==> v13 <==
==> flow/design.v <==
module ALU (A, B, ALU_Sel, ALU_Out, Carryout, Overflow);
parameter ADD  = 0;
parameter SUB  = 1;
parameter MUL_HIGH = 2;
parameter MUL_LOW = 3;
input [31:0] A;
input [31:0] B;
input [3:0] ALU_Sel;
output [31:0] ALU_Out;
output Carryout;
output Overflow;
reg[31:0] ALU_32Result;
reg[63:0] ALU_64Result;
always @(*)
begin
    ALU_32Result = 32'h00000000;
    ALU_64Result = 64'h0000000000000000;
    case(ALU_Sel)
        ADD:        ALU_32Result = A + B;
        SUB:        ALU_32Result = A - B;
        MUL_HIGH:	ALU_64Result = A * B;
        MUL_LOW:	ALU_64Result = A * B;
        default:
        begin
            ALU_32Result = 32'h00000000;
            ALU_64Result = 64'h0000000000000000;
        end
    endcase
end
assign ALU_Out = (ALU_Sel == MUL_LOW)? ALU_64Result[31:0]: (ALU_Sel == MUL_HIGH)? ALU_64Result[63:32]:ALU_32Result[31:0];
assign Carryout = 1'b0;
assign Overflow = 1'b0;
endmodule
module alu_top (
    input             clk,
    input      [31:0] A,
    input      [31:0] B,
    input      [3:0]  ALU_Sel,
    output reg [31:0] ALU_Out,
    output reg        Carryout,
    output reg        Overflow
);
reg [31:0] a_q, b_q;
reg [3:0]  sel_q;
wire [31:0] out_d;
wire        carry_d, ovf_d;
ALU u_alu (
    .A(a_q), .B(b_q), .ALU_Sel(sel_q),
    .ALU_Out(out_d), .Carryout(carry_d), .Overflow(ovf_d)
);
always @(posedge clk) begin
    a_q      <= A;
    b_q      <= B;
    sel_q    <= ALU_Sel;
    ALU_Out  <= out_d;
    Carryout <= carry_d;
    Overflow <= ovf_d;
end
endmodule
==> flow/run.sh <==
#!/bin/bash
# the make line also repeats each setting of config.mk as NAME=value (left out here)
make -C /OpenROAD-flow-scripts/flow DESIGN_CONFIG=/design/flow/config.mk WORK_HOME=/design/flow/orfs CLKGATE_MAP_FILE= finish
==> flow/config.mk <==
export PLATFORM = sky130hd
export DESIGN_NAME = alu_top
export DESIGN_NICKNAME = alu_top
export VERILOG_FILES = /design/flow/design.v
export SDC_FILE = /design/flow/constraint.sdc
export NUM_CORES = 4
export LEC_CHECK = 0
export CAP_MARGIN = 30
export CELL_PAD_IN_SITES_GLOBAL_PLACEMENT = 3
export CORE_ASPECT_RATIO = 1.3
export CORE_MARGIN = 2
export CORE_UTILIZATION = 40
export CTS_CLUSTER_SIZE = 24
export HOLD_SLACK_MARGIN = 0.02
export MAX_ROUTING_LAYER = met4
export SETUP_SLACK_MARGIN = 1.26
export SLEW_MARGIN = 0
export TNS_END_PERCENT = 100
==> flow/constraint.sdc <==
create_clock -name core_clock -period 8.07 [get_ports {clk}]
set_input_delay 1.6140 -clock core_clock [delete_from_list [all_inputs] [get_ports {clk}]]
set_output_delay 1.6140 -clock core_clock [all_outputs]
set_load 0.01 [all_outputs]
==> v16 (differences from v13) <==
==> flow/config.mk (replaced) <==
export PLATFORM = sky130hd
export DESIGN_NAME = alu_top
export DESIGN_NICKNAME = alu_top
export VERILOG_FILES = /design/flow/design.v
export SDC_FILE = /design/flow/constraint.sdc
export NUM_CORES = 4
export LEC_CHECK = 0
export CAP_MARGIN = 20
export CORE_MARGIN = 2
export CORE_UTILIZATION = 72
export CTS_CLUSTER_SIZE = 50
export PLACE_DENSITY = 0.64
export SETUP_SLACK_MARGIN = 1.99
export SLEW_MARGIN = 20
==> flow/constraint.sdc (replaced) <==
create_clock -name core_clock -period 6.73 [get_ports {clk}]
set_input_delay 1.3460 -clock core_clock [delete_from_list [all_inputs] [get_ports {clk}]]
set_output_delay 1.3460 -clock core_clock [all_outputs]
set_load 0.01 [all_outputs]
==> v17 (differences from v13) <==
==> flow/config.mk (replaced) <==
export PLATFORM = sky130hd
export DESIGN_NAME = alu_top
export DESIGN_NICKNAME = alu_top
export VERILOG_FILES = /design/flow/design.v
export SDC_FILE = /design/flow/constraint.sdc
export NUM_CORES = 4
export LEC_CHECK = 0
export CAP_MARGIN = 20
export CORE_MARGIN = 2
export CORE_UTILIZATION = 40
export SETUP_SLACK_MARGIN = 1.26
export SLEW_MARGIN = 20
==> flow/constraint.sdc (replaced) <==
create_clock -name core_clock -period 8.62 [get_ports {clk}]
set_input_delay 1.7240 -clock core_clock [delete_from_list [all_inputs] [get_ports {clk}]]
set_output_delay 1.7240 -clock core_clock [all_outputs]
set_load 0.01 [all_outputs]
==> v15 (differences from v13) <==
==> flow/config.mk (replaced) <==
export PLATFORM = sky130hd
export DESIGN_NAME = alu_top
export DESIGN_NICKNAME = alu_top
export VERILOG_FILES = /design/flow/design.v
export SDC_FILE = /design/flow/constraint.sdc
export NUM_CORES = 4
export LEC_CHECK = 0
export CAP_MARGIN = 20
export CORE_MARGIN = 2
export CORE_UTILIZATION = 40
export SLEW_MARGIN = 20
==> flow/constraint.sdc (replaced) <==
create_clock -name core_clock -period 9.0 [get_ports {clk}]
set_input_delay 1.8000 -clock core_clock [delete_from_list [all_inputs] [get_ports {clk}]]
set_output_delay 1.8000 -clock core_clock [all_outputs]
set_load 0.01 [all_outputs]
==> flow_metrics.tcl <==
# place-and-route summary
set metrics [dict create \
    holdPathEnd "ALU_Out[25]" \
    status "no timing/DRC/antenna violations" \
    antenna_found_initial 10 \
    fillerInstances 9142 \
    rows 113 \
    placed_cell_area_um2 41080 \
    grt_pass1_vias 30930 \
    pre_cts_slack_ns 0.09883 \
    routed.top_layer "met5" \
    met2WireLength_um 55320 \
    die_h_um 313.4 \
    wl_met1_um 49110 \
    cp_max_fo 6 \
]
The numbers above come from v17.

==> flow_metrics.tcl <==
# place-and-route summary
set metrics [dict create \
    so.violations "negative setup slack" \
    met2WireLength_um 58620 \
    pre_cts_slack_ns -0.7239 \
    grt_pass1_vias 35040 \
    placed_cell_area_um2 43970 \
    status "finished with violations" \
    wl_met1_um 42080 \
    cp_max_fo 13 \
    finalSetupViolations 32 \
    die_h_um 234.6 \
    holdPathEnd "ALU_Out[25]" \
    fin_ws_ns -0.8411 \
    fillerInstances 2576 \
    rows 84 \
]
The numbers above come from v16.

==> flow_metrics.tcl <==
# place-and-route summary
set metrics [dict create \
    status "no timing/DRC/antenna violations" \
    die_h_um 356.8 \
    pre_cts_slack_ns -0.06185 \
    routed.top_layer "met4" \
    fillerInstances 9391 \
    antenna_found_initial 6 \
    rows 129 \
    grt_pass1_vias 32620 \
]
The numbers above come from v13.

==> flow_metrics.tcl <==
# place-and-route summary
set metrics [dict create \
    die_h_um 313.4 \
    status "no timing/DRC/antenna violations" \
    wl_met1_um 47040 \
    rows 113 \
    cp_max_fo 24 \
    pre_cts_slack_ns 0.6474 \
    met2WireLength_um 51560 \
    antenna_found_initial 2 \
    grt_pass1_vias 31120 \
    fillerInstances 9513 \
    placed_cell_area_um2 40740 \
]
The numbers above come from v15.


========
==> inputs of run E <==
Starts from the design.v that is shown in full above.
export LEC_CHECK = 0
export CAP_MARGIN = 10
export CELL_PAD_IN_SITES_GLOBAL_PLACEMENT = 3
export CORE_MARGIN = 2
export CORE_UTILIZATION = 40
export CTS_CLUSTER_SIZE = 24
export HOLD_SLACK_MARGIN = 0.02
export MAX_ROUTING_LAYER = met4
export SLEW_MARGIN = 0
export TNS_END_PERCENT = 100
create_clock -name core_clock -period 8.07 [get_ports {clk}]
run.sh (not shown) runs the stock make flow with config.mk's settings and CLKGATE_MAP_FILE=.
==> inputs of run M, as changes to run E <==
==> flow/config.mk (replaced) <==
export PLATFORM = sky130hd
export DESIGN_NAME = alu_top
export DESIGN_NICKNAME = alu_top
export VERILOG_FILES = /design/flow/design.v
export SDC_FILE = /design/flow/constraint.sdc
export NUM_CORES = 4
export LEC_CHECK = 0
export CAP_MARGIN = 20
export CORE_MARGIN = 2
export CORE_UTILIZATION = 72
export PLACE_DENSITY = 0.65
export SLEW_MARGIN = 20
==> flow/constraint.sdc (replaced) <==
create_clock -name core_clock -period 6.23 [get_ports {clk}]
set_input_delay 1.2460 -clock core_clock [delete_from_list [all_inputs] [get_ports {clk}]]
set_output_delay 1.2460 -clock core_clock [all_outputs]
set_load 0.01 [all_outputs]
==> qor summary <==
| metric | run M | run E |
|---|---|---|
| Run status | complete, but fails checks | no timing/DRC/antenna violations |
| Layout check failures | setup timing | - |
| Final wirelength | 130 mm | 125 mm |
| Placement Setup Slack | -1.21 ns | 0.0617 ns |
| Req. time, crit path | 6.55 ns | 8.37 ns |
| Number of endpoints failing setup at the final stage | 32 | 0 |
| GR Layer Usage met3 | 12.6% | 3.01% |
| Via density per instance | 6.12 | 5.04 |
| Global-route usage over all layers | 46.2% | 27.5% |
| Final weighted congestion in routability-driven placement | 0.998 | 0.851 |
| Met2 layer wire length in the routed design | 58.4 mm | 63.2 mm |
| 1st-iter DRT viols | 3,401 | 1,319 |

========
==> run a <==
RTL: the design.v shown in full above, as it stands there.
==> flow/config.mk <==
export PLATFORM = sky130hd
export DESIGN_NAME = alu_top
export DESIGN_NICKNAME = alu_top
export VERILOG_FILES = /design/flow/design.v
export SDC_FILE = /design/flow/constraint.sdc
export NUM_CORES = 4
export LEC_CHECK = 0
export CAP_MARGIN = 35
export CORE_MARGIN = 2
export CORE_UTILIZATION = 72
export CTS_CLUSTER_SIZE = 53
export HOLD_SLACK_MARGIN = 0.24
export PLACE_DENSITY = 0.64
export SLEW_MARGIN = 20
==> flow/constraint.sdc <==
create_clock -name core_clock -period 6.73 [get_ports {clk}]
set_input_delay 1.3460 -clock core_clock [delete_from_list [all_inputs] [get_ports {clk}]]
set_output_delay 1.3460 -clock core_clock [all_outputs]
set_load 0.01 [all_outputs]
==> run b (differences from run a) <==
CAP_MARGIN = 15   (was 35)
CORE_ASPECT_RATIO = 1.03   (was not set)
CTS_CLUSTER_SIZE = not set   (was 53)
GPL_ROUTABILITY_DRIVEN = 1   (was not set)
HOLD_SLACK_MARGIN = not set   (was 0.24)
MIN_ROUTING_LAYER = met1   (was not set)
TNS_END_PERCENT = 15   (was not set)
==> flow/constraint.sdc (replaced) <==
create_clock -name core_clock -period 6.79 [get_ports {clk}]
set_input_delay 1.3580 -clock core_clock [delete_from_list [all_inputs] [get_ports {clk}]]
set_output_delay 1.3580 -clock core_clock [all_outputs]
set_load 0.01 [all_outputs]
==> run c (differences from run a) <==
CAP_MARGIN = 5   (was 35)
CORE_UTILIZATION = 66   (was 72)
CTS_CLUSTER_DIAMETER = 37   (was not set)
CTS_CLUSTER_SIZE = not set   (was 53)
HOLD_SLACK_MARGIN = -0.09   (was 0.24)
PLACE_DENSITY = not set   (was 0.64)
SETUP_SLACK_MARGIN = 1.17   (was not set)
==> flow/constraint.sdc (replaced) <==
create_clock -name core_clock -period 8.48 [get_ports {clk}]
set_input_delay 1.6960 -clock core_clock [delete_from_list [all_inputs] [get_ports {clk}]]
set_output_delay 1.6960 -clock core_clock [all_outputs]
set_load 0.01 [all_outputs]
==> summary.rpt <==
STATUS
----------------------------------------------------------------
Result of the run .................................  no timing/DRC/antenna violations

GLOBAL ROUTING
----------------------------------------------------------------
Met1 track demand over resource in global routing .       0.5153

LAYOUT
----------------------------------------------------------------
Area of combinational cells with multiple inputs ..   32820 um^2

STA
----------------------------------------------------------------
Maximum frequency from static timing analysis .....   0.1336 GHz

FLOORPLANNING
----------------------------------------------------------------
Total die area ....................................   59970 um^2
Die Y-Extent ......................................     244.9 um

Source of the figures above: run c

==> summary.rpt <==
STA
----------------------------------------------------------------
Setup slack of the critical path after layout .....   -0.6374 ns
Maximum frequency from static timing analysis .....   0.1346 GHz
Setup violators final .............................           32

STATUS
----------------------------------------------------------------
Reasons for failing layout checks ................. setup timing
Result of the run ................................. complete, but fails checks

LAYOUT
----------------------------------------------------------------
Area of combinational cells with multiple inputs ..   32740 um^2

FLOORPLANNING
----------------------------------------------------------------
Die Y-Extent ......................................     238.1 um

GLOBAL ROUTING
----------------------------------------------------------------
Met1 track demand over resource in global routing .       0.5375

Source of the figures above: run b

==> summary.rpt <==
STATUS
------------------------------------------------------------
Result of the run ............................. complete, but fails checks
Reasons for failing layout checks ............. setup timing

FLOORPLANNING
------------------------------------------------------------
Die Y-Extent ..................................     234.6 um

STA
------------------------------------------------------------
Setup slack of the critical path after layout .   -0.8485 ns
Maximum frequency from static timing analysis .   0.1320 GHz
Setup violators final .........................           32

Source of the figures above: run a

